==> design/flow/design.v <==
`timescale 1ns/10ps
module mpadd32_shift (CLK, RST_N, s_out, a_in, b_in, write, start, ready);
	input CLK, RST_N;
	input [255:0] a_in, b_in;
	input write, start;
	output [256:0] s_out;
	output ready;
	reg [256:0] sum;
	reg [255:0] a, b;
	reg ready;
	reg [2:0] counter;
	reg carry;
	reg [31:0] a0;
	reg [31:0] a1;
	reg [31:0] a2;
	reg [31:0] a3;
	reg [31:0] a4;
	reg [31:0] a5;
	reg [31:0] a6;
	reg [31:0] a7;
	reg [31:0] b0;
	reg [31:0] b1;
	reg [31:0] b2;
	reg [31:0] b3;
	reg [31:0] b4;
	reg [31:0] b5;
	reg [31:0] b6;
	reg [31:0] b7;
	reg [31:0] s0;
	reg [31:0] s1;
	reg [31:0] s2;
	reg [31:0] s3;
	reg [31:0] s4;
	reg [31:0] s5;
	reg [31:0] s6;
	reg [32:0] s7;
	assign s_out = {s7, s6, s5, s4, s3, s2, s1, s0};
	always @(posedge CLK) begin
		if (~RST_N) begin
			ready <= 1'b0;
			counter <= 3'b000;
		end
		else begin
			if (start) begin
				{carry, s0} <= a0 + b0;
				counter <= counter + 3'b001;
				{a0,a1,a2,a3,a4,a5,a6,a7} <= {a1,a2,a3,a4,a5,a6,a7,32'b0};
				{b0,b1,b2,b3,b4,b5,b6,b7} <= {b1,b2,b3,b4,b5,b6,b7,32'b0};
			end
			else if (counter == 3'b001) begin
				{carry, s1} <= a0 + b0 + carry;
				counter <= counter + 3'b001;
				{a0,a1,a2,a3,a4,a5,a6,a7} <= {a1,a2,a3,a4,a5,a6,a7,32'b0};
				{b0,b1,b2,b3,b4,b5,b6,b7} <= {b1,b2,b3,b4,b5,b6,b7,32'b0};
			end 
			else if (counter == 3'b010) begin
				{carry, s2} <= a0 + b0 + carry;
				counter <= counter + 3'b001;
				{a0,a1,a2,a3,a4,a5,a6,a7} <= {a1,a2,a3,a4,a5,a6,a7,32'b0};
				{b0,b1,b2,b3,b4,b5,b6,b7} <= {b1,b2,b3,b4,b5,b6,b7,32'b0};
			end 
			else if (counter == 3'b011) begin
				{carry, s3} <= a0 + b0 + carry;
				counter <= counter + 3'b001;
				{a0,a1,a2,a3,a4,a5,a6,a7} <= {a1,a2,a3,a4,a5,a6,a7,32'b0};
				{b0,b1,b2,b3,b4,b5,b6,b7} <= {b1,b2,b3,b4,b5,b6,b7,32'b0};
			end 
			else if (counter == 3'b100) begin
				{carry, s4} <= a0 + b0 + carry;
				counter <= counter + 3'b001;
				{a0,a1,a2,a3,a4,a5,a6,a7} <= {a1,a2,a3,a4,a5,a6,a7,32'b0};
				{b0,b1,b2,b3,b4,b5,b6,b7} <= {b1,b2,b3,b4,b5,b6,b7,32'b0};
			end 
			else if (counter == 3'b101) begin
				{carry, s5} <= a0 + b0 + carry;
				counter <= counter + 3'b001;
				{a0,a1,a2,a3,a4,a5,a6,a7} <= {a1,a2,a3,a4,a5,a6,a7,32'b0};
				{b0,b1,b2,b3,b4,b5,b6,b7} <= {b1,b2,b3,b4,b5,b6,b7,32'b0};
			end 
			else if (counter == 3'b110) begin
				{carry, s6} <= a0 + b0 + carry;
				counter <= counter + 3'b001;
				{a0,a1,a2,a3,a4,a5,a6,a7} <= {a1,a2,a3,a4,a5,a6,a7,32'b0};
				{b0,b1,b2,b3,b4,b5,b6,b7} <= {b1,b2,b3,b4,b5,b6,b7,32'b0};
			end 
			else if (counter == 3'b111) begin
				s7 <= a0 + b0 + carry;
				{a0,a1,a2,a3,a4,a5,a6,a7} <= {a1,a2,a3,a4,a5,a6,a7,32'b0};
				{b0,b1,b2,b3,b4,b5,b6,b7} <= {b1,b2,b3,b4,b5,b6,b7,32'b0};
				counter <= 3'b000;
				ready <= 1'b1;
			end
			else begin
				if (write) begin
					a0 <= a_in[31:0];
	 				a1 <= a_in[63:32];
					a2 <= a_in[95:64];
					a3 <= a_in[127:96];
					a4 <= a_in[159:128];
					a5 <= a_in[191:160];
					a6 <= a_in[223:192];
					a7 <= a_in[255:224];
					b0 <= b_in[31:0];
	 				b1 <= b_in[63:32];
					b2 <= b_in[95:64];
					b3 <= b_in[127:96];
					b4 <= b_in[159:128];
					b5 <= b_in[191:160];
					b6 <= b_in[223:192];
					b7 <= b_in[255:224];
					counter <= 3'b000;
					carry <= 1'b0;
				end
				ready <= 1'b0;
			end
		end
	end
endmodule
==> design/flow/config.mk <==
export PLATFORM = sky130hd
export DESIGN_NAME = mpadd32_shift
export DESIGN_NICKNAME = mpadd32_shift
export VERILOG_FILES = /design/flow/design.v
export SDC_FILE = /design/flow/constraint.sdc
export NUM_CORES = 4
export LEC_CHECK = 0
export CAP_MARGIN = 20
export CORE_MARGIN = 2
export CORE_UTILIZATION = 72
export SETUP_SLACK_MARGIN = 0.13
export SLEW_MARGIN = 20
==> design/flow/constraint.sdc <==
create_clock -name core_clock -period 3.4 [get_ports {CLK}]
set_input_delay 0.6800 -clock core_clock [delete_from_list [all_inputs] [get_ports {CLK}]]
set_output_delay 0.6800 -clock core_clock [all_outputs]
set_load 0.01 [all_outputs]
==> design/flow/run.sh <==
#!/bin/bash
# the make line also repeats each setting of config.mk as NAME=value (left out here)
make -C /OpenROAD-flow-scripts/flow DESIGN_CONFIG=/design/flow/config.mk WORK_HOME=/design/flow/orfs CLKGATE_MAP_FILE= finish
==> flow_summary_export.csv, run 1 <==
group,metric,value,unit
run_status,status,"stopped before the end",
run_status,lastStage,"clock tree synthesis",
run_status,run.stop_error,"[ERROR DPL-0038] Utilization greater than 100%, impossible to legalize",
die,die_height,216,microns
logic_synthesis,yosys.area_share.aoi,2.98,%
die,ios,774,
logic_synthesis,xor_share,1.41,%
place,dp_hpwl,87.8,mm
logic_synthesis,ys_cells,2763,
die,fp_util,73.0,%
logic_synthesis,yosys.area_share.adder,1.61,%
logic_synthesis,ys_chip_area,0.0323,sq mm
logic_synthesis,area_leaders,"edfxtp_1, nand2_1, ha_1",
die,chipArea,0.0466,sq mm
logic_synthesis,top_area_share,71.5,%
logic_synthesis,syn-instance-count,2763,
die,fp-row-count,77,
logic_synthesis,top_cell,"nand2_1",
die,core,0.0443,sq mm
logic_synthesis,synth.area.mux_share,0.128,%
logic_synthesis,netlist_area,0.0323,sq mm
logic_synthesis,synthArstFlopShare,0,%
logic_synthesis,yosysWarnings,1,
logic_synthesis,synthTopLogicFamily,"simple AND/OR/NAND/NOR gates",
logic_synthesis,syn_area_per_cell,11.7,sq um
die,die_w,216,microns
logic_synthesis,yosys.area_share.simple,20.1,%
place,io_buffer_count,773,
logic_synthesis,yosysSeqAreaShare,71.7,%
logic_synthesis,yosys-top-cells-count,"nand2_1, edfxtp_1, clkbuf_1",
logic_synthesis,ys_types,79,
place,dpl-instance-area,0.0420,sq mm
logic_synthesis,yosys.area.top_type,"edfxtp_1",
logic_synthesis,synth_nets,3320,
logic_synthesis,ys_dominant_reg_cell,"edfxtp_1",
logic_synthesis,synth-edff-count,770,
logic_synthesis,synth_flops,774,
place,gp_congestion,1.09,
## per-stage QoR
stage / total power [mW] / TNS [ns] / hold slack (ns) / setup slack, ns / instances
2_1_floorplan: 18.8 / -3044.92 / 0.491 / -5.79 / 2763
3_3_place_gp: 21.8 / -6.47 / 0.493 / -0.234 / 4150
3_5_place_dp: 22.9 / -48.83 / 0.497 / -0.557 / 4150
==> run 2: changes to the inputs <==
ABC_AREA = 0   (was default)
CORE_ASPECT_RATIO = 0.89   (was default)
CORE_MARGIN = 6   (was 2)
CORE_UTILIZATION = 40   (was 72)
CTS_CLUSTER_DIAMETER = 21   (was default)
CTS_CLUSTER_SIZE = 100   (was default)
GPL_TIMING_DRIVEN = 0   (was default)
MIN_ROUTING_LAYER = met2   (was default)
SETUP_SLACK_MARGIN = default   (was 0.13)
clock period = 5.0 ns   (was 3.4 ns; I/O delays follow)
==> run 2 against run 1 <==
Effect of this change: the run now finishes clean; synthesized cell count did not move; die size is 88% higher; synthesized area unchanged.
==> flow_summary_export.csv, run 2 <==
group,metric,value,unit
die,die_w,313,microns
global_routing,antenna_found_initial,0,
logic_synthesis,netlist_area,0.0323,sq mm
critical_path,cp_top_family,"buffers and inverters",
critical_path,arrival,5.39,ns
power_and_ir_drop,clk-power,14.7,mW
die,fp-row-count,97,
drt,ant_nets,0,
drt,remaining_drc_errors,0,
final_timing,clock_skew,0.0601,ns
logic_synthesis,ys_types,79,
die,die_height,280,microns
place,dp_slack,-0.162,ns
critical_path,cp_num_cells,11,
clocking,cts-root-buf,"clkbuf_16",
final_timing,finalCriticalPeriod,4.77,ns
logic_synthesis,yosys.area_share.simple,20.1,%
critical_path,start_kind,"register",
critical_path,rr_startpoint,"counter[2]",
layout,num-nets-final,4356,
clocking,cts_buffer_depth,3,
layout,fin_util,63.4,%
layout,area.combinational,0.00855,sq mm
critical_path,crit_chain,"inv_1 > ha_1 > a2111oi_0 > and2_4 > clkbuf_8 > nor2b_1 > clkbuf_2 > clkbuf_1 > clkbuf_1 > nand2_1 > nand2_1",
global_routing,grt.busiest_layer,"met3",
min_path,hold_path_depth,2,
drt,drt_iter0_markers,5630,
place,gp_congestion,0.962,
logic_synthesis,syn-instance-count,2763,
clocking,cts_tree,"built",
clocking,clkTransAtPathRegs,0.04,ns
power_and_ir_drop,p_switching,8.21,mW
final_timing,slew_headroom,17.2,%
logic_synthesis,synth_nets,3320,
min_path,min_from,"a3[13]",
logic_synthesis,synthArstFlopShare,0,%
logic_synthesis,yosys.area_share.aoi,2.98,%
final_timing,report.final.slew_viol_count,0,
logic_synthesis,yosys-top-cells-count,"nand2_1, edfxtp_1, clkbuf_1",
layout,area.sequential,0.0232,sq mm
critical_path,end_kind,"register",
final_timing,finalClockPeriodUsage,95.4,%
global_routing,overflow,0,
critical_path,crit_type,"register to register",
logic_synthesis,yosysWarnings,1,
final_timing,max_freq,210,MHz
global_routing,met3_usage,47.7,%
critical_path,cp_max_fo,18,
logic_synthesis,top_cell,"nand2_1",
final_timing,fin_ws,0.228,ns
critical_path,crit_buf_inv,5,
global_routing,grt_pass1_vias,37400,
global_routing,grt_max_degree,31,
critical_path,critPathSlowestCell,"a2111oi_0",
clocking,insertion_delay,0.80,ns
power_and_ir_drop,finalPower,29.5,mW
critical_path,cp-startpoint,"counter[2]",
run_status,status,"timing/DRC/antenna clean",
layout,n_fill_cell,6111,
die,chipArea,0.0878,sq mm
critical_path,crit_path_end,"a6[3]",
final_timing,rsz0062_at_grt,"false",
critical_path,rr_endpoint,"a6[3]",
logic_synthesis,xor_share,1.41,%
drt,first_pass_iters,48,
clocking,cts_buffers,226,
power_and_ir_drop,power.share.switching,27.8,%
clocking,htreeDepth,4,
drt,totalWireLength,114,mm
power_and_ir_drop,seq_cell_power,9.28,mW
logic_synthesis,synthTopLogicFamily,"simple AND/OR/NAND/NOR gates",
power_and_ir_drop,comb_power_share,18.8,%
die,ios,774,
run,warnings,32,
place,dp_hpwl,87.9,mm
critical_path,ff2ff_setup_slack,0.23,ns
final_timing,holdWs,0.487,ns
logic_synthesis,ys_dominant_reg_cell,"edfxtp_1",
final_timing,worstMarginPinSlew,1.24,ns
min_path,holdPathEnd,"a2[13]",
run,cap_violations,0,
logic_synthesis,syn_area_per_cell,11.7,sq um
critical_path,critPathMaxStageDelay,1.01,ns
logic_synthesis,synth-edff-count,770,
critical_path,ff2ff_path_depth,11,
logic_synthesis,yosys.area.top_type,"edfxtp_1",
clocking,cts_setup_buffers,0,
die,fp_util,40.7,%
power_and_ir_drop,cellLeakagePower,20.2,nW
power_and_ir_drop,maxPowerGroup,"clock",
global_routing,grt_util_met1,0,%
global_routing,grt_pass1_wl,163,mm
final_timing,hold_viol_final,0,
power_and_ir_drop,ir_worst_vdd,353,uV
drt,routedWlPerCell,22.3,microns
logic_synthesis,yosys.area_share.adder,1.61,%
power_and_ir_drop,clkPwrFrac,49.7,%
place,io_buffer_count,773,
logic_synthesis,ys_cells,2763,
global_routing,grt_usage,37.3,%
logic_synthesis,top_area_share,71.5,%
logic_synthesis,synth.area.mux_share,0.128,%
power_and_ir_drop,pwr-share-seq,31.5,%
min_path,hold_path.class,"register to register",
die,core,0.0794,sq mm
logic_synthesis,area_leaders,"edfxtp_1, nand2_1, ha_1",
clocking,clock-sinks,774,
power_and_ir_drop,p_comb,5.55,mW
power_and_ir_drop,p_int,21.3,mW
logic_synthesis,ys_chip_area,0.0323,sq mm
critical_path,cp.required,5.62,ns
drt,vias,33700,
final_timing,finalSetupViolCount,0,
global_routing,met2_usage,46.9,%
logic_synthesis,synth_flops,774,
drt,vias_per_cell,6.58,
layout,area.growth.synth_to_final,55.7,%
final_timing,fin_tns_setup,0,ns
logic_synthesis,yosysSeqAreaShare,71.7,%
power_and_ir_drop,p_per_area,586,mW/mm^2
run 2: timing repair:
action / in CTS / in global routing
gates cloned: 0 / 0
hold buffers: 0 / 0
setup endpoints to repair: 9 / 42
resized: 0 / 2
run 2: metrics by stage:
stage / instances / area (sq um)
after global placement: 4575 / 41400
after detailed placement: 4611 / 42100
after floorplan: 2763 / 32400
after global routing: 5040 / 50100
final: 5123 / 50300
after CTS: 5040 / 50100
run 2: area by class of cell:
class	count	area share (%)
plain buffers	125	1.12
clock inverters	162	4.24
well taps	1039	2.58
flip-flops and latches	774	46.1
repair buffers	809	16.7
inverters	30	0.239
multi-input cells	1833	17.0
diodes	83	0.413
clock buffers	268	11.6
run 2: per-layer routing:
layer | routed length, microns | part of all wire (%)
met3 | 45200 | 40
met1 | 0 | 0
met2 | 60300 | 53
met4 | 8020 | 7.0
met5 | 562 | 0.49
==> run 3: changes to the inputs <==
ABC_AREA = default   (was 0)
CORE_ASPECT_RATIO = default   (was 0.89)
CORE_MARGIN = 2   (was 6)
CORE_UTILIZATION = 66   (was 40)
CTS_CLUSTER_DIAMETER = 318   (was 21)
CTS_CLUSTER_SIZE = 66   (was 100)
GPL_TIMING_DRIVEN = default   (was 0)
MIN_ROUTING_LAYER = default   (was met2)
SETUP_SLACK_MARGIN = 0.65   (was default)
clock period = 2.51 ns   (was 5.0 ns; I/O delays follow)
==> run 3 against run 2 <==
Effect of this change: the flow now stops in global routing; synthesized area is the same; synthesized cell count is the same; die size shrank 42%.
==> flow_summary_export.csv, run 3 <==
group,metric,value,unit
global_routing,overflow,2596,
die,core,0.0486,sq mm
die,die_height,225,microns
place,dp_hpwl,82.2,mm
logic_synthesis,ys_types,79,
logic_synthesis,xor_share,1.41,%
logic_synthesis,yosys.area.top_type,"edfxtp_1",
logic_synthesis,yosys.area_share.aoi,2.98,%
logic_synthesis,top_cell,"nand2_1",
place,dp_slack,-1.54,ns
run_status,lastStage,"global routing",
clocking,htreeDepth,1,
die,fp_util,66.5,%
logic_synthesis,yosysSeqAreaShare,71.7,%
die,chipArea,0.0508,sq mm
logic_synthesis,syn_area_per_cell,11.7,sq um
clocking,cts_buffer_depth,3,
place,place_inst,4294,
logic_synthesis,yosys.area_share.simple,20.1,%
place,io_buffer_count,773,
logic_synthesis,yosys.area_share.adder,1.61,%
die,fp-row-count,81,
die,die_w,225,microns
logic_synthesis,yosys-top-cells-count,"nand2_1, edfxtp_1, clkbuf_1",
run_status,run.stop_error,"[ERROR GRT-0232] Routing congestion too high. Check the congestion heatmap in the GUI.",
logic_synthesis,ys_dominant_reg_cell,"edfxtp_1",
place,dpl-instance-area,0.0429,sq mm
logic_synthesis,synth_flops,774,
place,gp_congestion,0.967,
logic_synthesis,synthArstFlopShare,0,%
global_routing,grt_usage,97.9,%
clocking,clock-sinks,774,
logic_synthesis,synthTopLogicFamily,"simple AND/OR/NAND/NOR gates",
die,ios,774,
run_status,status,"stopped before the end",
logic_synthesis,syn-instance-count,2763,
logic_synthesis,synth.area.mux_share,0.128,%
logic_synthesis,ys_cells,2763,
logic_synthesis,yosysWarnings,1,
logic_synthesis,top_area_share,71.5,%
clocking,cts-root-buf,"clkbuf_16",
logic_synthesis,synth-edff-count,770,
logic_synthesis,synth_nets,3320,
logic_synthesis,area_leaders,"edfxtp_1, nand2_1, ha_1",
logic_synthesis,netlist_area,0.0323,sq mm
clocking,cts_buffers,15,
logic_synthesis,ys_chip_area,0.0323,sq mm
[run 3: routing by layer]
metal / overflow / track usage (%)
met1: 26 / 90.1
met5: 14 / 54.2
met3: 28 / 79.3
met4: 760 / 114
met2: 1768 / 117
[run 3: timing repair]
action,CTS
hold buffers,0
gates cloned,26
pin swaps,83
resized,330
endpoints found under the setup margin,1646
buffers inserted,112
==> run 4: changes to the inputs <==
CAP_MARGIN = 15   (was 20)
CELL_PAD_IN_SITES_DETAIL_PLACEMENT = 0   (was default)
CORE_MARGIN = 6   (was 2)
CORE_UTILIZATION = 55   (was 66)
CTS_CLUSTER_DIAMETER = default   (was 318)
CTS_CLUSTER_SIZE = 43   (was 66)
GPL_ROUTABILITY_DRIVEN = 0   (was default)
MAX_ROUTING_LAYER = met5   (was default)
PLACE_DENSITY = 0.87   (was default)
SETUP_SLACK_MARGIN = 0.48   (was 0.65)
TNS_END_PERCENT = 65   (was default)
clock period = 3.06 ns   (was 2.51 ns; I/O delays follow)
==> run 4 against run 3 <==
Effect of this change: now fails the layout checks on negative setup slack; die size is 28% higher; synthesized area stayed put; synthesized cell count stayed put.
==> flow_summary_export.csv, run 4 <==
group,metric,value,unit
run_status,status,"failed layout checks",
run_status,violations,"negative setup slack",
power_and_ir_drop,cellLeakagePower,18.8,nW
logic_synthesis,yosys.area_share.aoi,2.98,%
power_and_ir_drop,seq_cell_power,15.2,mW
critical_path,arrival,4.51,ns
critical_path,critPathMaxStageDelay,0.47,ns
power_and_ir_drop,pwr-share-seq,41.1,%
place,place_inst,4393,
logic_synthesis,syn_area_per_cell,11.7,sq um
global_routing,overflow,0,
drt,drt_iter0_markers,2702,
drt,ant_nets,0,
place,dp_slack,-0.711,ns
die,ios,774,
layout,fin_util,80.8,%
place,io_buffer_count,773,
drt,vias,25800,
drt,first_pass_iters,6,
final_timing,finalCriticalPeriod,4.15,ns
power_and_ir_drop,clkPwrFrac,25.7,%
clocking,clkTransAtPathRegs,0.07,ns
critical_path,crit_type,"register to register",
critical_path,cp.required,3.42,ns
clocking,clock-sinks,774,
logic_synthesis,synthArstFlopShare,0,%
logic_synthesis,area_leaders,"edfxtp_1, nand2_1, ha_1",
power_and_ir_drop,p_per_area,789,mW/mm^2
logic_synthesis,synth_nets,3320,
final_timing,max_freq,241,MHz
place,dp_hpwl,76.6,mm
logic_synthesis,ys_cells,2763,
critical_path,crit_chain,"ha_1 > buf_4 > nand4_1 > a2111oi_0 > o21ai_0 > nand2_1 > xor2_1 > nand3_1 > buf_4 > nor4b_2 > buf_4 > nand4_1 > xnor2_2 > buf_6",
critical_path,ff2ff_setup_slack,-1.09,ns
logic_synthesis,synth-edff-count,770,
global_routing,antenna_found_initial,62,
final_timing,finalSetupViolCount,147,
logic_synthesis,netlist_area,0.0323,sq mm
critical_path,rr_startpoint,"a0[10]",
power_and_ir_drop,p_int,25.1,mW
critical_path,cp-startpoint,"a0[10]",
die,die_w,254,microns
logic_synthesis,xor_share,1.41,%
layout,area.growth.synth_to_final,44.8,%
run,warnings,34,
power_and_ir_drop,power.share.switching,32.2,%
critical_path,end_kind,"register",
logic_synthesis,yosys.area_share.simple,20.1,%
logic_synthesis,ys_chip_area,0.0323,sq mm
power_and_ir_drop,maxPowerGroup,"sequential cells",
logic_synthesis,ys_types,79,
logic_synthesis,yosysSeqAreaShare,71.7,%
layout,num-nets-final,4298,
critical_path,cp_num_cells,14,
drt,routedWlPerCell,24.9,microns
run,cap_violations,0,
layout,layout.cells.non_filler,4612,
min_path,min_from,"a6[30]",
clocking,insertion_delay,0.63,ns
final_timing,report.final.slew_viol_count,0,
critical_path,rr_endpoint,"s2[31]",
min_path,hold_path_depth,2,
logic_synthesis,synth.area.mux_share,0.128,%
logic_synthesis,yosys.area_share.adder,1.61,%
drt,totalWireLength,115,mm
power_and_ir_drop,p_comb,12.3,mW
power_and_ir_drop,p_switching,11.9,mW
clocking,htreeDepth,3,
drt,vias_per_cell,5.59,
critical_path,cp_max_fo,7,
final_timing,clock_skew,0.0294,ns
logic_synthesis,yosys.area.top_type,"edfxtp_1",
final_timing,hold_viol_final,0,
drt,remaining_drc_errors,0,
clocking,cts_tree,"built",
critical_path,crit_buf_inv,4,
global_routing,grt_pass1_vias,25800,
logic_synthesis,top_area_share,71.5,%
final_timing,worstMarginPinSlew,0.743,ns
power_and_ir_drop,comb_power_share,33.2,%
logic_synthesis,top_cell,"nand2_1",
logic_synthesis,ys_dominant_reg_cell,"edfxtp_1",
clocking,cts-root-buf,"clkbuf_16",
clocking,cts_buffer_depth,3,
die,die_height,254,microns
logic_synthesis,synth_flops,774,
critical_path,ff2ff_path_depth,14,
die,fp_util,55.8,%
final_timing,fin_ws,-1.09,ns
critical_path,critPathSlowestCell,"a2111oi_0",
critical_path,cp_top_family,"simple AND/OR/NAND/NOR gates",
global_routing,grt_max_degree,92,
die,fp-row-count,88,
final_timing,finalClockPeriodUsage,136,%
power_and_ir_drop,ir_worst_vdd,578,uV
die,chipArea,0.0648,sq mm
final_timing,holdWs,0.508,ns
critical_path,worst_path_most_repeated_cell,"buf_4",
critical_path,crit_path_end,"s2[31]",
clocking,cts_buffers,77,
global_routing,grt_usage,32.4,%
logic_synthesis,yosys-top-cells-count,"nand2_1, edfxtp_1, clkbuf_1",
die,core,0.0579,sq mm
power_and_ir_drop,finalPower,36.9,mW
logic_synthesis,syn-instance-count,2763,
min_path,holdPathEnd,"a5[30]",
logic_synthesis,yosysWarnings,1,
critical_path,start_kind,"register",
global_routing,grt_pass1_wl,156,mm
final_timing,slew_headroom,49.9,%
logic_synthesis,synthTopLogicFamily,"simple AND/OR/NAND/NOR gates",
final_timing,rsz0062_at_grt,"true",
min_path,hold_path.class,"register to register",
power_and_ir_drop,clk-power,9.48,mW
## run 4: cell type report
cell class,count,area [sq um]
Multi-Input combinational cell,1833,9760
Sequential cell,774,23200
Timing Repair Buffer,1025,10200
Clock buffer,103,2090
Antenna cell,47,118
Tap cell,765,957
Inverter,30,118
Fill cell,2942,11100
Clock inverter,35,343
## run 4: per-stage QoR
| stage | setup TNS, ns | instance area, sq um |
|---|---|---|
| 2_1_floorplan | -3235.25 | 32800 |
| 3_3_place_gp | -47.23 | 43000 |
| 4_1_cts | -54.72 | 46200 |
| 3_5_place_dp | -58.99 | 43000 |
| 5_1_grt | -121.70 | 46800 |
| 6_report | -106.76 | 46800 |
## run 4: per-layer routing
| layer | track usage, % | share of wire [%] | vias up |
|---|---|---|---|
| met5 | 0 | 0.17 | - |
| met4 | 20.1 | 7.7 | 28 |
| met3 | 9.63 | 10 | 484 |
| met2 | 57.6 | 51 | 1682 |
| met1 | 33.5 | 31 | 12200 |
| li1 | - | - | 11400 |
## run 4: repair_timing
| item | in CTS | in global routing |
|---|---|---|
| cloned | 0 | 0 |
| setup endpoints to repair | 204 | 226 |
| buffers inserted | 24 | 10 |
| pin swaps | 50 | 45 |
| hold buffers | 0 | 0 |
| gates resized | 112 | 78 |
==> run 5: changes to the inputs <==
CAP_MARGIN = 20   (was 15)
CELL_PAD_IN_SITES_DETAIL_PLACEMENT = default   (was 0)
CORE_MARGIN = 2   (was 6)
CORE_UTILIZATION = 66   (was 55)
CTS_CLUSTER_SIZE = 42   (was 43)
GPL_ROUTABILITY_DRIVEN = default   (was 0)
MAX_ROUTING_LAYER = default   (was met5)
PLACE_DENSITY = default   (was 0.87)
SETUP_SLACK_MARGIN = default   (was 0.48)
TNS_END_PERCENT = default   (was 65)
clock period = 3.83 ns   (was 3.06 ns; I/O delays follow)
==> run 5 against run 4 <==
Effect of this change: still fails the layout checks on negative setup slack; utilization grew 11 points; critical endpoint is now carry; via count rose by 14%; sequential share of layout area is 2.2 points higher; flip-flop count unchanged; register-to-register slack gained 0.47 ns; critical path depth shrank 1.
==> flow_summary_export.csv, run 5 <==
group,metric,value,unit
logic_synthesis,synthTopLogicFamily,"simple AND/OR/NAND/NOR gates",
drt,drt_iter0_markers,5828,
min_path,hold_path_depth,2,
final_timing,slew_headroom,26.0,%
logic_synthesis,top_area_share,71.5,%
power_and_ir_drop,finalPower,29.3,mW
critical_path,crit_type,"register to register",
place,dp_hpwl,78.1,mm
final_timing,finalSetupViolCount,107,
layout,n_fill_cell,1468,
die,die_height,225,microns
critical_path,critPathMaxStageDelay,0.62,ns
final_timing,holdWs,0.501,ns
logic_synthesis,synth_nets,3320,
drt,totalWireLength,139,mm
logic_synthesis,syn-instance-count,2763,
layout,area.sequential,0.0232,sq mm
clocking,cts-root-buf,"clkbuf_16",
run_status,status,"failed layout checks",
global_routing,grt_max_degree,153,
critical_path,rr_startpoint,"a0[15]",
logic_synthesis,ys_types,79,
power_and_ir_drop,p_comb,9.28,mW
place,dp_slack,-0.312,ns
critical_path,crit_chain,"ha_2 > o21ai_1 > o211ai_2 > a21oi_1 > a311o_1 > nor4b_4 > or4b_4 > buf_6 > nor3_2 > buf_4 > buf_4 > a41o_1 > o41ai_4",
critical_path,crit_path_end,"carry",
clocking,cts-hold-fix-buffers,0,
power_and_ir_drop,p_int,18.9,mW
min_path,hold_path.class,"register to register",
power_and_ir_drop,pwr-share-seq,41.9,%
power_and_ir_drop,seq_cell_power,12.3,mW
run,cap_violations,0,
die,ios,774,
logic_synthesis,top_cell,"nand2_1",
critical_path,end_kind,"register",
clocking,insertion_delay,0.67,ns
final_timing,finalClockPeriodUsage,116,%
clocking,htreeDepth,3,
run,warnings,42,
power_and_ir_drop,power.share.switching,35.6,%
die,core,0.0486,sq mm
logic_synthesis,yosys.area_share.adder,1.61,%
global_routing,grt_usage,50.3,%
logic_synthesis,ys_dominant_reg_cell,"edfxtp_1",
logic_synthesis,area_leaders,"edfxtp_1, nand2_1, ha_1",
final_timing,finalCriticalPeriod,4.45,ns
final_timing,max_freq,225,MHz
run_status,violations,"negative setup slack",
logic_synthesis,ys_cells,2763,
die,die_w,225,microns
critical_path,crit_buf_inv,3,
layout,num-nets-final,4175,
final_timing,worstMarginPinSlew,1.11,ns
logic_synthesis,yosys.area.top_type,"edfxtp_1",
drt,vias,29300,
logic_synthesis,yosys-top-cells-count,"nand2_1, edfxtp_1, clkbuf_1",
layout,layout.cells.non_filler,4371,
critical_path,cp.required,4.19,ns
global_routing,overflow,0,
logic_synthesis,synth-edff-count,770,
final_timing,rsz0062_at_grt,"true",
drt,first_pass_iters,12,
logic_synthesis,synth.area.mux_share,0.128,%
clocking,clock-sinks,774,
logic_synthesis,yosysWarnings,1,
logic_synthesis,yosys.area_share.aoi,2.98,%
power_and_ir_drop,cellLeakagePower,17.9,nW
logic_synthesis,synthArstFlopShare,0,%
critical_path,rr_endpoint,"carry",
place,io_buffer_count,773,
clocking,cts_tree,"built",
logic_synthesis,yosysSeqAreaShare,71.7,%
critical_path,start_kind,"register",
final_timing,clock_skew,0.0542,ns
global_routing,antenna_found_initial,73,
place,gp_congestion,0.940,
critical_path,cp-startpoint,"a0[15]",
drt,vias_per_cell,6.70,
power_and_ir_drop,ir_worst_vdd,521,uV
global_routing,grt_pass1_vias,28200,
drt,remaining_drc_errors,0,
critical_path,arrival,4.81,ns
clocking,clkTransAtPathRegs,0.07,ns
critical_path,worst_path_most_repeated_cell,"buf_4",
logic_synthesis,syn_area_per_cell,11.7,sq um
place,place_inst,4146,
power_and_ir_drop,clk-power,7.74,mW
critical_path,critPathSlowestCell,"or4b_4",
critical_path,cp_max_fo,7,
power_and_ir_drop,p_switching,10.4,mW
min_path,holdPathEnd,"a0[7]",
logic_synthesis,netlist_area,0.0323,sq mm
final_timing,hold_viol_final,0,
logic_synthesis,synth_flops,774,
power_and_ir_drop,maxPowerGroup,"sequential cells",
global_routing,grt_pass1_wl,182,mm
critical_path,ff2ff_path_depth,13,
critical_path,cp_top_family,"AND-OR/OR-AND gates",
clocking,cts_buffers,76,
logic_synthesis,yosys.area_share.simple,20.1,%
die,chipArea,0.0508,sq mm
final_timing,report.final.slew_viol_count,0,
power_and_ir_drop,p_per_area,654,mW/mm^2
layout,area.combinational,0.00919,sq mm
layout,area.growth.synth_to_final,38.5,%
power_and_ir_drop,comb_power_share,31.7,%
critical_path,ff2ff_setup_slack,-0.62,ns
min_path,min_from,"a1[7]",
logic_synthesis,ys_chip_area,0.0323,sq mm
die,fp_util,66.5,%
power_and_ir_drop,clkPwrFrac,26.4,%
drt,ant_nets,0,
logic_synthesis,xor_share,1.41,%
drt,routedWlPerCell,31.8,microns
critical_path,cp_num_cells,13,
die,fp-row-count,81,
final_timing,fin_ws,-0.623,ns
clocking,cts_buffer_depth,3,
[run 5: cell type report]
cell class / instances / share of cell area (%)
multi-input cells: 1833 / 20.5
repair buffers: 903 / 20.0
clock inverters: 45 / 0.883
inverters: 30 / 0.268
clock buffers: 91 / 4.42
flip-flops and latches: 774 / 51.8
diodes: 73 / 0.408
well taps: 622 / 1.74
[run 5: timing repair]
item | CTS | global route
hold endpoints to repair | 0 | 0
buffers inserted | 3 | 13
cloned | 0 | 0
pin swaps | 12 | 15
endpoints found under the setup margin | 121 | 129
gates resized | 43 | 67
[run 5: stage by stage]
step                cell area, sq um  setup TNS (ns)  util, %
floorplan                      32400        -2786.94        -
global placement               41500          -0.558     85.2
detailed placement             41500           -9.43     85.2
CTS                            44100           -1.17     90.7
global route                   44800          -21.91     92.0
finish                         44800          -22.70     92.1
[run 5: routing by layer]
metal	vias to the layer above	GRT usage, %	routed length, microns
met5	-	0	134
met3	1260	17.1	20600
met1	13200	52.8	37400
met4	12	45.5	18100
li1	11200	-	-
met2	3680	80.3	63000
==> run 6: changes to the inputs <==
ABC_AREA = 0   (was default)
CAP_MARGIN = 10   (was 20)
CELL_PAD_IN_SITES_GLOBAL_PLACEMENT = 2   (was default)
CORE_ASPECT_RATIO = 0.89   (was default)
CORE_MARGIN = 4   (was 2)
CORE_UTILIZATION = 28   (was 66)
CTS_CLUSTER_DIAMETER = 21   (was default)
CTS_CLUSTER_SIZE = 100   (was 42)
GPL_ROUTABILITY_DRIVEN = 0   (was default)
GPL_TIMING_DRIVEN = 0   (was default)
MAX_ROUTING_LAYER = met5   (was default)
MIN_ROUTING_LAYER = met1   (was default)
SLEW_MARGIN = 35   (was 20)
clock period = 5.0 ns   (was 3.83 ns; I/O delays follow)
==> run 6 against run 5 <==
Effect of this change: the run now finishes clean; maximum frequency is 2.2% lower; final cell count is 29% higher; worst setup slack better by 1.1 ns; total power is 4.2% higher; clock skew is 0.024 ns higher; critical path depth stayed put; global-route usage is 31 points lower; wire length is 16% lower; critical path type unchanged; critical endpoint is now s4[27]; highest routed layer unchanged.
==> flow_summary_export.csv, run 6 <==
group,metric,value,unit
power_and_ir_drop,maxPowerGroup,"clock",
final_timing,worstMarginPinSlew,0.879,ns
final_timing,finalCriticalPeriod,4.55,ns
critical_path,critPathSlowestCell,"or4_1",
final_timing,slew_headroom,41.0,%
power_and_ir_drop,p_comb,5.51,mW
logic_synthesis,ys_chip_area,0.0323,sq mm
clocking,cts_setup_buffers,0,
logic_synthesis,top_cell,"nand2_1",
drt,totalWireLength,117,mm
final_timing,rsz0062_at_grt,"false",
critical_path,cp_max_fo,7,
critical_path,rr_startpoint,"b0[0]",
clocking,insertion_delay,0.84,ns
drt,vias,23900,
logic_synthesis,netlist_area,0.0323,sq mm
logic_synthesis,area_leaders,"edfxtp_1, nand2_1, ha_1",
drt,routedWlPerCell,20.8,microns
global_routing,antenna_found_initial,66,
critical_path,crit_buf_inv,2,
layout,finalInstanceArea,0.0518,sq mm
die,fp-row-count,117,
critical_path,crit_path_end,"s4[27]",
min_path,hold_path.class,"register to register",
layout,area.growth.synth_to_final,60.3,%
power_and_ir_drop,clk-power,15.7,mW
clocking,cts-root-buf,"clkbuf_16",
power_and_ir_drop,finalPower,30.5,mW
critical_path,rr_endpoint,"s4[27]",
place,dpl-instance-area,0.0430,sq mm
die,chipArea,0.121,sq mm
power_and_ir_drop,pwr-share-seq,30.4,%
logic_synthesis,synth_nets,3320,
power_and_ir_drop,comb_power_share,18.0,%
critical_path,end_kind,"register",
logic_synthesis,ys_types,79,
logic_synthesis,yosys.area.top_type,"edfxtp_1",
power_and_ir_drop,p_int,22.4,mW
power_and_ir_drop,ir_worst_vdd,317,uV
logic_synthesis,synth_flops,774,
critical_path,start_kind,"register",
final_timing,report.final.slew_viol_count,0,
place,dp_hpwl,95.2,mm
logic_synthesis,top_area_share,71.5,%
power_and_ir_drop,power.share.switching,26.5,%
clocking,cts_buffers,283,
global_routing,overflow,0,
drt,drt_iter0_markers,1689,
logic_synthesis,yosysSeqAreaShare,71.7,%
clocking,clock-sinks,774,
power_and_ir_drop,p_per_area,589,mW/mm^2
run_status,status,"timing/DRC/antenna clean",
layout,n_fill_cell,10700,
critical_path,cp_num_cells,13,
place,io_buffer_count,773,
die,fp_util,28.3,%
drt,vias_per_cell,4.24,
clocking,cts_resized,0,
final_timing,finalSetupViolCount,0,
drt,remaining_drc_errors,0,
critical_path,critPathMaxStageDelay,0.59,ns
min_path,min_from,"b3[24]",
power_and_ir_drop,seq_cell_power,9.28,mW
die,core,0.114,sq mm
logic_synthesis,yosys.area_share.aoi,2.98,%
critical_path,arrival,5.10,ns
power_and_ir_drop,cellLeakagePower,20.7,nW
global_routing,grt_pass1_vias,26000,
final_timing,fin_tns_setup,0,ns
place,dp_slack,0.241,ns
die,ios,774,
critical_path,crit_chain,"ha_1 > inv_1 > fa_1 > nand2b_1 > a21o_1 > a2111oi_4 > nor2_1 > xnor2_1 > nand3_1 > or4_1 > clkbuf_4 > nor3_1 > xor2_1",
power_and_ir_drop,p_switching,8.09,mW
logic_synthesis,syn-instance-count,2763,
global_routing,grt_max_degree,33,
logic_synthesis,xor_share,1.41,%
clocking,cts_tree,"built",
logic_synthesis,ys_cells,2763,
layout,num-nets-final,4422,
critical_path,cp.required,5.55,ns
clocking,clkTransAtPathRegs,0.04,ns
global_routing,grt_usage,19.1,%
final_timing,fin_ws,0.448,ns
min_path,hold_path_depth,2,
final_timing,finalClockPeriodUsage,91.0,%
logic_synthesis,synth-edff-count,770,
critical_path,ff2ff_path_depth,13,
die,die_height,329,microns
die,die_w,368,microns
min_path,holdPathEnd,"b2[24]",
critical_path,cp-startpoint,"b0[0]",
final_timing,clock_skew,0.0787,ns
run,cap_violations,0,
clocking,htreeDepth,5,
clocking,cts_buffer_depth,4,
drt,first_pass_iters,7,
logic_synthesis,synthArstFlopShare,0,%
logic_synthesis,syn_area_per_cell,11.7,sq um
critical_path,ff2ff_setup_slack,0.45,ns
critical_path,crit_type,"register to register",
clocking,cts-hold-fix-buffers,0,
run,warnings,31,
final_timing,max_freq,220,MHz
logic_synthesis,ys_dominant_reg_cell,"edfxtp_1",
logic_synthesis,yosys.area_share.simple,20.1,%
drt,ant_nets,0,
logic_synthesis,yosysWarnings,1,
final_timing,hold_viol_final,0,
logic_synthesis,yosys.area_share.adder,1.61,%
global_routing,grt_pass1_wl,169,mm
power_and_ir_drop,clkPwrFrac,51.5,%
logic_synthesis,yosys-top-cells-count,"nand2_1, edfxtp_1, clkbuf_1",
logic_synthesis,synthTopLogicFamily,"simple AND/OR/NAND/NOR gates",
logic_synthesis,synth.area.mux_share,0.128,%
critical_path,cp_top_family,"simple AND/OR/NAND/NOR gates",
==> run 6: layout make-up <==
class | instances | area [sq um] | share of cell area, %
flip-flops and latches | 774 | 23200 | 44.8
well taps | 1547 | 1940 | 3.73
repair buffers | 817 | 8610 | 16.6
diodes | 32 | 80.1 | 0.154
plain buffers | 126 | 567 | 1.09
inverters | 30 | 120 | 0.232
multi-input cells | 1833 | 8560 | 16.5
clock inverters | 161 | 1510 | 2.91
clock buffers | 316 | 7250 | 14.0
==> run 6: per-stage QoR <==
step	util [%]	cells	hold slack (ns)
global placement	36.7	5083	0.498
CTS	45.2	5604	0.489
floorplan	-	2763	0.491
global route	45.2	5609	0.512
finish	45.3	5636	0.492
detailed placement	37.6	5127	0.500
==> run 6: metal layers <==
metal	vias up	routed length [microns]	GRT usage [%]
met4	62	2500	6.29
met5	-	402	0
li1	11800	-	-
met1	10900	45000	21.0
met2	926	57800	32.9
met3	254	11500	8.72
==> run 7: changes to the inputs <==
ABC_AREA = 1   (was 0)
CAP_MARGIN = 15   (was 10)
CELL_PAD_IN_SITES_DETAIL_PLACEMENT = 1   (was default)
CORE_ASPECT_RATIO = default   (was 0.89)
CORE_MARGIN = 6   (was 4)
CORE_UTILIZATION = 32   (was 28)
CTS_CLUSTER_DIAMETER = default   (was 21)
CTS_CLUSTER_SIZE = 43   (was 100)
GPL_ROUTABILITY_DRIVEN = 1   (was 0)
GPL_TIMING_DRIVEN = default   (was 0)
HOLD_SLACK_MARGIN = 0.2   (was default)
MIN_ROUTING_LAYER = default   (was met1)
PLACE_DENSITY = 0.87   (was default)
SLEW_MARGIN = 20   (was 35)
TNS_END_PERCENT = 60   (was default)
clock period = 5.38 ns   (was 5.0 ns; I/O delays follow)
==> run 7 against run 6 <==
Effect of this change: still clean; final cell count fell by 3.2%; die size decreased by 7.1%; synthesized area increased by 3.4%; maximum frequency rose by 28%; highest routed layer unchanged; wire length up 2.1%; hold slack better by 0.015 ns; combinational power grew 32%.
==> flow_summary_export.csv, run 7 <==
group,metric,value,unit
run_status,status,"timing/DRC/antenna clean",
logic_synthesis,syn-instance-count,3195,
logic_synthesis,ys_types,36,
logic_synthesis,yosysSeqAreaShare,69.4,%
critical_path,end_kind,"register",
layout,num-nets-final,4539,
final_timing,worstMarginPinSlew,0.917,ns
die,ios,774,
global_routing,grt_pass1_wl,173,mm
logic_synthesis,syn_area_per_cell,10.5,sq um
drt,totalWireLength,120,mm
power_and_ir_drop,p_switching,8.05,mW
power_and_ir_drop,ir_worst_vdd,263,uV
power_and_ir_drop,cellLeakagePower,19.0,nW
critical_path,crit_chain,"ha_1 > inv_1 > fa_1 > inv_1 > ha_1 > inv_1 > nor2_2 > nand3_4 > nor2_4 > nand2_2 > nor2_4 > nand4_4 > nor2_4 > xor2_1",
power_and_ir_drop,p_per_area,491,mW/mm^2
run,warnings,46,
clocking,cts-hold-fix-buffers,0,
drt,remaining_drc_errors,0,
drt,vias,24700,
global_routing,grt_pass1_vias,26100,
global_routing,grt_usage,20.7,%
critical_path,critPathMaxStageDelay,0.59,ns
drt,first_pass_iters,5,
power_and_ir_drop,seq_cell_power,9.47,mW
logic_synthesis,xor_share,0.498,%
clocking,cts-root-buf,"clkbuf_16",
critical_path,crit_buf_inv,3,
place,dpl-instance-area,0.0429,sq mm
power_and_ir_drop,p_int,14.4,mW
layout,layout.cells.non_filler,5457,
logic_synthesis,ys_dominant_reg_cell,"edfxtp_1",
logic_synthesis,synth.area.mux_share,0,%
logic_synthesis,yosys.area_share.aoi,0.498,%
critical_path,start_kind,"register",
power_and_ir_drop,clk-power,5.77,mW
clocking,htreeDepth,3,
clocking,cts_resized,0,
die,die_height,335,microns
min_path,hold_path_depth,2,
drt,routedWlPerCell,21.9,microns
logic_synthesis,yosys.area_share.adder,1.56,%
final_timing,hold_viol_final,0,
critical_path,rr_endpoint,"s7[24]",
logic_synthesis,area_leaders,"edfxtp_1, nand2_1, inv_1",
run,cap_violations,0,
clocking,cts_buffer_depth,3,
logic_synthesis,synth-edff-count,770,
critical_path,cp.required,5.73,ns
global_routing,overflow,0,
die,fp-row-count,118,
place,place_inst,5273,
clocking,cts_buffers,87,
logic_synthesis,synthTopLogicFamily,"simple AND/OR/NAND/NOR gates",
logic_synthesis,top_cell,"nand2_1",
final_timing,finalClockPeriodUsage,66.2,%
critical_path,cp_top_family,"simple AND/OR/NAND/NOR gates",
final_timing,slew_headroom,38.7,%
die,core,0.103,sq mm
die,fp_util,32.3,%
die,die_w,335,microns
final_timing,finalCriticalPeriod,3.56,ns
critical_path,ff2ff_setup_slack,1.82,ns
critical_path,ff2ff_path_depth,14,
place,dp_hpwl,92.7,mm
critical_path,critPathSlowestCell,"xor2_1",
power_and_ir_drop,finalPower,22.5,mW
logic_synthesis,netlist_area,0.0334,sq mm
place,io_buffer_count,773,
logic_synthesis,yosys.area.top_type,"edfxtp_1",
global_routing,grt_max_degree,120,
clocking,clkTransAtPathRegs,0.06,ns
clocking,insertion_delay,0.67,ns
drt,vias_per_cell,4.52,
logic_synthesis,synth_nets,3752,
critical_path,cp_max_fo,7,
final_timing,rsz0062_at_grt,"false",
logic_synthesis,synth_flops,774,
clocking,cts_tree,"built",
final_timing,clock_skew,0.0329,ns
final_timing,max_freq,281,MHz
logic_synthesis,top_area_share,69.2,%
critical_path,crit_type,"register to register",
logic_synthesis,yosysWarnings,1,
logic_synthesis,yosys-top-cells-count,"nand2_1, edfxtp_1, inv_1",
global_routing,antenna_found_initial,73,
layout,finalInstanceArea,0.0458,sq mm
logic_synthesis,ys_cells,3195,
logic_synthesis,synthArstFlopShare,0,%
logic_synthesis,ys_chip_area,0.0334,sq mm
layout,fin_util,44.2,%
power_and_ir_drop,power.share.switching,35.8,%
clocking,cts_setup_buffers,0,
min_path,holdPathEnd,"a5[19]",
power_and_ir_drop,clkPwrFrac,25.6,%
logic_synthesis,yosys.area_share.simple,23.6,%
final_timing,finalSetupViolCount,0,
drt,ant_nets,0,
critical_path,rr_startpoint,"a0[0]",
final_timing,report.final.slew_viol_count,0,
power_and_ir_drop,pwr-share-seq,42.1,%
critical_path,arrival,3.91,ns
place,gp_congestion,0.841,
critical_path,crit_path_end,"s7[24]",
drt,drt_iter0_markers,1541,
power_and_ir_drop,comb_power_share,32.3,%
min_path,min_from,"a6[19]",
clocking,clock-sinks,774,
layout,area.growth.synth_to_final,36.9,%
power_and_ir_drop,p_comb,7.25,mW
min_path,hold_path.class,"register to register",
critical_path,cp-startpoint,"a0[0]",
die,chipArea,0.112,sq mm
critical_path,cp_num_cells,14,
power_and_ir_drop,maxPowerGroup,"sequential cells",
## run 7: area by class of cell
class,count,area [sq um]
fill,11400,57700
sequential,774,23200
multi-input combinational,2051,8820
timing repair buffer,804,8170
clock buffer,107,2290
tap,1380,1730
inverter,264,1010
clock inverter,46,443
antenna,31,77.6
## run 7: metal layers
metal	part of all wire, %	GRT usage, %	wire length (microns)
met3	8.9	7.51	10600
met4	3.1	6.57	3660
met5	0.30	0	360
met1	37	23.5	44800
met2	50	36.4	60300
## run 7: through the flow
step / setup WS, ns / TNS [ns] / hold WS (ns)
4_1_cts: 1.70 / 0 / 0.506
2_1_floorplan: -4.18 / -2142.06 / 0.480
3_3_place_gp: 1.64 / 0 / 0.490
5_1_grt: 1.52 / 0 / 0.522
3_5_place_dp: 1.61 / 0 / 0.498
6_report: 1.82 / 0 / 0.507
==> run 8: changes to the inputs <==
ABC_AREA = default   (was 1)
CAP_MARGIN = 20   (was 15)
CELL_PAD_IN_SITES_DETAIL_PLACEMENT = default   (was 1)
CELL_PAD_IN_SITES_GLOBAL_PLACEMENT = default   (was 2)
CORE_MARGIN = 2   (was 6)
CORE_UTILIZATION = 68   (was 32)
CTS_CLUSTER_SIZE = 37   (was 43)
GPL_ROUTABILITY_DRIVEN = default   (was 1)
HOLD_SLACK_MARGIN = default   (was 0.2)
MAX_ROUTING_LAYER = default   (was met5)
PLACE_DENSITY = default   (was 0.87)
TNS_END_PERCENT = default   (was 60)
clock period = 3.82 ns   (was 5.38 ns; I/O delays follow)
==> run 8 against run 7 <==
Effect of this change: the run now fails in global routing; synthesized area is 3.3% lower; die size is 56% lower; synthesized cell count is 14% lower.
==> flow_summary_export.csv, run 8 <==
group,metric,value,unit
logic_synthesis,synth_nets,3320,
die,chipArea,0.0493,sq mm
logic_synthesis,yosys-top-cells-count,"nand2_1, edfxtp_1, clkbuf_1",
place,place_inst,4109,
logic_synthesis,area_leaders,"edfxtp_1, nand2_1, ha_1",
run_status,status,"stopped before the end",
logic_synthesis,synthArstFlopShare,0,%
logic_synthesis,yosysSeqAreaShare,71.7,%
logic_synthesis,ys_types,79,
logic_synthesis,ys_cells,2763,
die,die_w,222,microns
die,fp-row-count,79,
place,dpl-instance-area,0.0413,sq mm
logic_synthesis,synth_flops,774,
clocking,clock-sinks,774,
logic_synthesis,synthTopLogicFamily,"simple AND/OR/NAND/NOR gates",
clocking,cts_buffer_depth,3,
run_status,lastStage,"global routing",
logic_synthesis,synth.area.mux_share,0.128,%
logic_synthesis,yosysWarnings,1,
clocking,cts-hold-fix-buffers,0,
logic_synthesis,netlist_area,0.0323,sq mm
place,dp_slack,-0.406,ns
logic_synthesis,top_area_share,71.5,%
clocking,cts_buffers,74,
logic_synthesis,top_cell,"nand2_1",
die,die_height,222,microns
place,gp_congestion,0.974,
logic_synthesis,yosys.area_share.simple,20.1,%
logic_synthesis,yosys.area.top_type,"edfxtp_1",
logic_synthesis,ys_dominant_reg_cell,"edfxtp_1",
place,io_buffer_count,773,
logic_synthesis,syn-instance-count,2763,
die,core,0.0468,sq mm
clocking,cts-root-buf,"clkbuf_16",
logic_synthesis,yosys.area_share.aoi,2.98,%
logic_synthesis,yosys.area_share.adder,1.61,%
clocking,htreeDepth,3,
die,fp_util,69.2,%
place,dp_hpwl,79.1,mm
logic_synthesis,syn_area_per_cell,11.7,sq um
logic_synthesis,xor_share,1.41,%
die,ios,774,
logic_synthesis,synth-edff-count,770,
logic_synthesis,ys_chip_area,0.0323,sq mm
==> run 8: repair_timing <==
action | 4_1_cts
pin swaps | 26
hold endpoints to repair | 0
endpoints found under the setup margin | 121
buffers inserted | 36
resized | 74
==> run 8: through the flow <==
| stage | power, mW | util (%) |
|---|---|---|
| global placement | 18.8 | 88.4 |
| floorplan | 16.5 | - |
| CTS | 27.7 | 94.8 |
| detailed placement | 19.4 | 88.4 |
==> run 9: changes to the inputs <==
CAP_MARGIN = 25   (was 20)
CORE_UTILIZATION = 26   (was 68)
CTS_CLUSTER_DIAMETER = 114   (was default)
CTS_CLUSTER_SIZE = default   (was 37)
GPL_TIMING_DRIVEN = 0   (was default)
PLACE_DENSITY = 0.36   (was default)
SETUP_SLACK_MARGIN = 0.41   (was default)
clock period = 3.04 ns   (was 3.82 ns; I/O delays follow)
==> run 9 against run 8 <==
Effect of this change: synthesized cell count did not move; now fails the layout checks on negative setup slack; die size rose to 2.6 times the previous value; synthesized area did not move.
==> flow_summary_export.csv, run 9 <==
group,metric,value,unit
run_status,status,"failed layout checks",
run_status,violations,"negative setup slack",
logic_synthesis,yosys.area.top_type,"edfxtp_1",
critical_path,crit_path_end,"s1[29]",
layout,finalInstanceArea,0.0486,sq mm
layout,num-nets-final,4330,
die,die_w,357,microns
power_and_ir_drop,finalPower,37.3,mW
power_and_ir_drop,p_switching,11.6,mW
logic_synthesis,yosys.area_share.simple,20.1,%
global_routing,grt_usage,18.6,%
critical_path,cp.required,3.41,ns
logic_synthesis,yosys.area_share.adder,1.61,%
critical_path,cp-startpoint,"a0[9]",
place,dp_slack,-1.56,ns
place,dpl-instance-area,0.0432,sq mm
power_and_ir_drop,pwr-share-seq,40.8,%
power_and_ir_drop,p_comb,11.5,mW
power_and_ir_drop,maxPowerGroup,"sequential cells",
clocking,cts_buffer_depth,3,
clocking,cts-hold-fix-buffers,0,
final_timing,max_freq,255,MHz
clocking,cts-root-buf,"clkbuf_16",
power_and_ir_drop,seq_cell_power,15.2,mW
logic_synthesis,area_leaders,"edfxtp_1, nand2_1, ha_1",
final_timing,finalSetupViolCount,224,
critical_path,ff2ff_setup_slack,-0.88,ns
layout,n_fill_cell,12100,
logic_synthesis,yosysSeqAreaShare,71.7,%
logic_synthesis,synth_flops,774,
logic_synthesis,yosys.area_share.aoi,2.98,%
logic_synthesis,ys_cells,2763,
clocking,cts_tree,"built",
global_routing,overflow,0,
final_timing,clock_skew,0.0244,ns
clocking,insertion_delay,0.66,ns
logic_synthesis,top_cell,"nand2_1",
min_path,holdPathEnd,"b1[31]",
drt,ant_nets,0,
logic_synthesis,ys_chip_area,0.0323,sq mm
global_routing,grt_pass1_wl,171,mm
min_path,hold_path.class,"register to register",
global_routing,grt_pass1_vias,24500,
logic_synthesis,syn-instance-count,2763,
logic_synthesis,netlist_area,0.0323,sq mm
place,io_buffer_count,773,
min_path,hold_path_depth,2,
logic_synthesis,yosys-top-cells-count,"nand2_1, edfxtp_1, clkbuf_1",
global_routing,grt_max_degree,34,
drt,remaining_drc_errors,0,
logic_synthesis,synth.area.mux_share,0.128,%
power_and_ir_drop,power.share.switching,31.2,%
power_and_ir_drop,clk-power,10.7,mW
final_timing,finalCriticalPeriod,3.92,ns
logic_synthesis,ys_dominant_reg_cell,"edfxtp_1",
critical_path,arrival,4.29,ns
drt,routedWlPerCell,22.2,microns
critical_path,critPathMaxStageDelay,0.54,ns
place,gp_congestion,0.860,
critical_path,cp_top_family,"simple AND/OR/NAND/NOR gates",
die,die_height,357,microns
critical_path,crit_type,"register to register",
final_timing,slew_headroom,40.6,%
logic_synthesis,synthArstFlopShare,0,%
logic_synthesis,synth-edff-count,770,
drt,totalWireLength,122,mm
run,warnings,33,
critical_path,rr_endpoint,"s1[29]",
critical_path,end_kind,"register",
critical_path,ff2ff_path_depth,12,
power_and_ir_drop,clkPwrFrac,28.5,%
logic_synthesis,top_area_share,71.5,%
critical_path,critPathSlowestCell,"or4b_4",
logic_synthesis,yosysWarnings,1,
clocking,htreeDepth,3,
logic_synthesis,syn_area_per_cell,11.7,sq um
logic_synthesis,ys_types,79,
critical_path,crit_chain,"ha_1 > clkbuf_4 > nand4_1 > a2111oi_4 > a22oi_2 > buf_4 > o211ai_2 > xnor2_2 > or4b_4 > or3_4 > nor4_4 > xnor2_4",
power_and_ir_drop,p_per_area,769,mW/mm^2
die,fp_util,26.2,%
clocking,clkTransAtPathRegs,0.06,ns
power_and_ir_drop,ir_worst_vdd,378,uV
place,place_inst,5209,
critical_path,rr_startpoint,"a0[9]",
die,fp-row-count,129,
logic_synthesis,synthTopLogicFamily,"simple AND/OR/NAND/NOR gates",
clocking,clock-sinks,774,
critical_path,cp_num_cells,12,
final_timing,finalClockPeriodUsage,129,%
final_timing,worstMarginPinSlew,0.879,ns
die,chipArea,0.127,sq mm
critical_path,crit_buf_inv,2,
place,dp_hpwl,97.8,mm
drt,vias,23200,
final_timing,report.final.slew_viol_count,0,
critical_path,start_kind,"register",
power_and_ir_drop,p_int,25.7,mW
logic_synthesis,xor_share,1.41,%
layout,layout.cells.non_filler,5491,
global_routing,grt_util_met1,21.3,%
min_path,min_from,"b2[31]",
final_timing,rsz0062_at_grt,"true",
final_timing,fin_ws,-0.878,ns
global_routing,antenna_found_initial,84,
drt,drt_iter0_markers,1029,
power_and_ir_drop,comb_power_share,30.7,%
drt,vias_per_cell,4.23,
layout,area.growth.synth_to_final,50.2,%
die,ios,774,
final_timing,hold_viol_final,0,
logic_synthesis,synth_nets,3320,
clocking,cts_buffers,91,
drt,first_pass_iters,5,
critical_path,cp_max_fo,7,
global_routing,met2_usage,32.2,%
run,cap_violations,0,
global_routing,met3_usage,7.74,%
global_routing,grt.busiest_layer,"met2",
die,core,0.124,sq mm
power_and_ir_drop,cellLeakagePower,19.0,nW
-- run 9: layer usage --
layer / wire length (microns) / share of wire, %
met3: 11700 / 9.6
met2: 59500 / 49
met4: 2470 / 2.0
met5: 743 / 0.61
met1: 47500 / 39
-- run 9: stage by stage --
stage	hold slack, ns	TNS [ns]	utilization [%]
floorplan	0.491	-3248.37	-
global placement	0.497	-6422.59	34.4
detailed placement	0.498	-726.97	35.0
CTS	0.508	-145.79	38.6
global route	0.529	-116.35	39.3
finish	0.512	-82.65	39.3
-- run 9: what timing repair did --
item                                   in CTS  in global routing
pin swaps                                  55                 23
gates resized                             221                 67
endpoints found under the hold margin       0                  0
setup buffers                              57                 40
setup endpoints to repair                1239               1179
cloned                                      0                 11
-- run 9: area by class of cell --
type                    instances  area, sq um  area share [%]
repair buffers                917         9520            19.6
inverters                      30          123           0.252
plain buffers                 126          913            1.88
clock buffers                 112         2410            4.96
well taps                    1637         2050            4.22
multi-input cells            1833         9870            20.3
diodes                         11         27.5          0.0567
clock inverters                51          454           0.935
flip-flops and latches        774        23200            47.8
==> run 10: changes to the inputs <==
ABC_AREA = 1   (was default)
CAP_MARGIN = 20   (was 25)
CORE_UTILIZATION = 69   (was 26)
CTS_CLUSTER_DIAMETER = default   (was 114)
CTS_CLUSTER_SIZE = 98   (was default)
GPL_TIMING_DRIVEN = default   (was 0)
PLACE_DENSITY = 0.37   (was 0.36)
SETUP_SLACK_MARGIN = default   (was 0.41)
TNS_END_PERCENT = 10   (was default)
clock period = 4.05 ns   (was 3.04 ns; I/O delays follow)
==> run 10 against run 9 <==
Effect of this change: the flow now stops in global routing; synthesized cell count increased by 16%; synthesized area increased by 3.4%; die size decreased by 61%.
==> flow_summary_export.csv, run 10 <==
group,metric,value,unit
place,place_inst,4512,
logic_synthesis,syn_area_per_cell,10.5,sq um
logic_synthesis,yosysWarnings,1,
place,gp_congestion,1.02,
logic_synthesis,yosys.area_share.adder,1.56,%
place,dp_hpwl,85.4,mm
logic_synthesis,yosys-top-cells-count,"nand2_1, edfxtp_1, inv_1",
logic_synthesis,netlist_area,0.0334,sq mm
clocking,cts_setup_buffers,0,
logic_synthesis,xor_share,0.498,%
logic_synthesis,ys_dominant_reg_cell,"edfxtp_1",
die,core,0.0477,sq mm
die,die_height,224,microns
logic_synthesis,ys_types,36,
logic_synthesis,yosys.area.top_type,"edfxtp_1",
clocking,cts-root-buf,"clkbuf_16",
die,chipArea,0.0502,sq mm
die,die_w,224,microns
logic_synthesis,yosys.area_share.aoi,0.498,%
logic_synthesis,synth_nets,3752,
clocking,cts_buffers,74,
logic_synthesis,ys_chip_area,0.0334,sq mm
clocking,cts_buffer_depth,3,
logic_synthesis,ys_cells,3195,
logic_synthesis,synth_flops,774,
logic_synthesis,top_cell,"nand2_1",
clocking,clock-sinks,774,
logic_synthesis,yosysSeqAreaShare,69.4,%
logic_synthesis,synth-edff-count,770,
place,io_buffer_count,773,
logic_synthesis,synthTopLogicFamily,"simple AND/OR/NAND/NOR gates",
run_status,status,"stopped before the end",
die,fp-row-count,80,
die,ios,774,
logic_synthesis,yosys.area_share.simple,23.6,%
logic_synthesis,synth.area.mux_share,0,%
logic_synthesis,area_leaders,"edfxtp_1, nand2_1, inv_1",
clocking,cts-hold-fix-buffers,0,
clocking,cts_resized,0,
die,fp_util,70.0,%
logic_synthesis,syn-instance-count,3195,
run_status,lastStage,"global routing",
logic_synthesis,synthArstFlopShare,0,%
logic_synthesis,top_area_share,69.2,%
place,dp_slack,0.511,ns
clocking,htreeDepth,3,
==> run 10: metrics by stage <==
stage                     area [sq um]  hold WS, ns
after floorplan                  33500        0.467
after global placement           42000        0.481
after detailed placement         42000        0.495
after CTS                        44400        0.510
==> run 11: changes to the inputs <==
ABC_AREA = default   (was 1)
CORE_UTILIZATION = 57   (was 69)
CTS_CLUSTER_SIZE = 42   (was 98)
HOLD_SLACK_MARGIN = 0.27   (was default)
PLACE_DENSITY = default   (was 0.37)
SETUP_SLACK_MARGIN = 0.62   (was default)
TNS_END_PERCENT = default   (was 10)
clock period = 2.51 ns   (was 4.05 ns; I/O delays follow)
==> run 11 against run 10 <==
Effect of this change: now fails the layout checks on negative setup slack; die size rose by 17%; synthesized cell count fell by 14%; synthesized area fell by 3.3%.
==> flow_summary_export.csv, run 11 <==
group,metric,value,unit
logic_synthesis,syn-instance-count,2763,
logic_synthesis,yosys.area_share.simple,20.1,%
final_timing,fin_ws,-1.58,ns
logic_synthesis,synth-edff-count,770,
global_routing,grt_pass1_wl,161,mm
logic_synthesis,syn_area_per_cell,11.7,sq um
die,die_w,242,microns
place,gp_congestion,0.927,
power_and_ir_drop,maxPowerGroup,"sequential cells",
die,die_height,242,microns
critical_path,crit_path_end,"s1[29]",
power_and_ir_drop,finalPower,48.9,mW
critical_path,cp_top_family,"simple AND/OR/NAND/NOR gates",
logic_synthesis,synth.area.mux_share,0.128,%
die,core,0.0563,sq mm
drt,remaining_drc_errors,0,
global_routing,grt_usage,36.9,%
critical_path,end_kind,"register",
place,dp_hpwl,74.6,mm
min_path,holdPathEnd,"a0[26]",
final_timing,report.final.slew_viol_count,0,
place,dp_slack,-1.46,ns
final_timing,slew_headroom,60.9,%
drt,vias_per_cell,5.75,
layout,layout.cells.non_filler,4707,
power_and_ir_drop,comb_power_share,36.5,%
global_routing,overflow,0,
power_and_ir_drop,pwr-share-seq,38.0,%
critical_path,cp-startpoint,"b0[9]",
clocking,cts_buffer_depth,3,
power_and_ir_drop,cellLeakagePower,20.0,nW
critical_path,critPathMaxStageDelay,0.60,ns
logic_synthesis,netlist_area,0.0323,sq mm
run_status,status,"failed layout checks",
logic_synthesis,yosys.area_share.adder,1.61,%
final_timing,worstMarginPinSlew,0.572,ns
final_timing,clock_skew,0.0374,ns
power_and_ir_drop,clk-power,12.4,mW
run_status,violations,"negative setup slack",
logic_synthesis,yosys.area_share.aoi,2.98,%
min_path,hold_path.class,"primary input to register",
critical_path,cp_num_cells,13,
layout,finalInstanceArea,0.0492,sq mm
layout,area.growth.synth_to_final,52.3,%
drt,ant_nets,0,
critical_path,start_kind,"register",
power_and_ir_drop,clkPwrFrac,25.4,%
critical_path,ff2ff_setup_slack,-1.58,ns
run,cap_violations,0,
logic_synthesis,synthArstFlopShare,0,%
final_timing,finalCriticalPeriod,4.09,ns
global_routing,grt_pass1_vias,25600,
logic_synthesis,area_leaders,"edfxtp_1, nand2_1, ha_1",
logic_synthesis,ys_types,79,
critical_path,cp.required,2.87,ns
final_timing,finalSetupViolCount,200,
logic_synthesis,top_area_share,71.5,%
final_timing,max_freq,245,MHz
die,fp_util,57.5,%
drt,routedWlPerCell,25.8,microns
critical_path,arrival,4.45,ns
logic_synthesis,synth_flops,774,
final_timing,finalClockPeriodUsage,163,%
drt,totalWireLength,121,mm
final_timing,rsz0062_at_grt,"true",
run,warnings,36,
min_path,hold_path_depth,3,
power_and_ir_drop,p_int,32.9,mW
clocking,insertion_delay,0.67,ns
power_and_ir_drop,p_per_area,992,mW/mm^2
logic_synthesis,synth_nets,3320,
logic_synthesis,xor_share,1.41,%
clocking,htreeDepth,3,
clocking,cts_buffers,76,
logic_synthesis,ys_chip_area,0.0323,sq mm
power_and_ir_drop,seq_cell_power,18.6,mW
power_and_ir_drop,power.share.switching,32.6,%
power_and_ir_drop,p_switching,15.9,mW
clocking,clkTransAtPathRegs,0.07,ns
place,place_inst,4434,
logic_synthesis,yosys-top-cells-count,"nand2_1, edfxtp_1, clkbuf_1",
critical_path,critPathSlowestCell,"or4_4",
layout,num-nets-final,4422,
place,dpl-instance-area,0.0433,sq mm
critical_path,rr_endpoint,"s1[29]",
drt,vias,27100,
power_and_ir_drop,p_comb,17.8,mW
place,io_buffer_count,773,
critical_path,crit_chain,"ha_2 > buf_4 > nand2_1 > buf_4 > a2111oi_0 > o21ai_0 > nand2_1 > xor2_1 > nand3_1 > or4_4 > buf_12 > nor4_4 > xnor2_2",
critical_path,ff2ff_path_depth,13,
logic_synthesis,synthTopLogicFamily,"simple AND/OR/NAND/NOR gates",
clocking,cts-root-buf,"clkbuf_16",
logic_synthesis,ys_dominant_reg_cell,"edfxtp_1",
die,chipArea,0.0587,sq mm
logic_synthesis,top_cell,"nand2_1",
global_routing,antenna_found_initial,30,
drt,drt_iter0_markers,2936,
die,ios,774,
logic_synthesis,yosysSeqAreaShare,71.7,%
logic_synthesis,yosys.area.top_type,"edfxtp_1",
critical_path,crit_type,"register to register",
clocking,cts_tree,"built",
final_timing,holdWs,0.493,ns
die,fp-row-count,87,
min_path,min_from,"a_in[26]",
critical_path,rr_startpoint,"b0[9]",
logic_synthesis,yosysWarnings,1,
logic_synthesis,ys_cells,2763,
final_timing,hold_viol_final,0,
power_and_ir_drop,ir_worst_vdd,659,uV
global_routing,grt_max_degree,83,
critical_path,crit_buf_inv,3,
drt,first_pass_iters,7,
clocking,clock-sinks,774,
critical_path,cp_max_fo,7,
[run 11: timing repair]
item | in CTS | in global routing
cloned | 2 | 26
buffers inserted | 34 | 47
hold buffers | 0 | 0
setup endpoints to repair | 1596 | 1641
pin swaps | 38 | 82
gates resized | 204 | 180
[run 11: stage by stage]
stage                     util, %   TNS, ns
final                        87.5   -201.16
after global placement       76.9   -154.18
after global routing         87.5   -212.15
after CTS                    84.1   -139.78
after floorplan                 -  -3650.35
after detailed placement     76.9   -182.77
[run 11: final cells by class]
cell class,instances,area [sq um]
Multi-Input combinational cell,1833,10200
Timing Repair Buffer,1150,12000
Clock buffer,88,1990
Inverter,30,131
Fill cell,2490,7040
Tap cell,756,946
Sequential cell,774,23200
Clock inverter,51,631
Antenna cell,25,62.6
[run 11: metal layers]
| layer | up-vias | global-route usage, % | wire length, microns |
|---|---|---|---|
| met2 | 2015 | 66.8 | 62400 |
| met4 | 16 | 16.5 | 8100 |
| met3 | 522 | 8.96 | 12700 |
| met5 | - | 0 | 94 |
| li1 | 11600 | - | - |
| met1 | 12900 | 41.4 | 38100 |
Power is estimated from default activity; no workload was simulated.
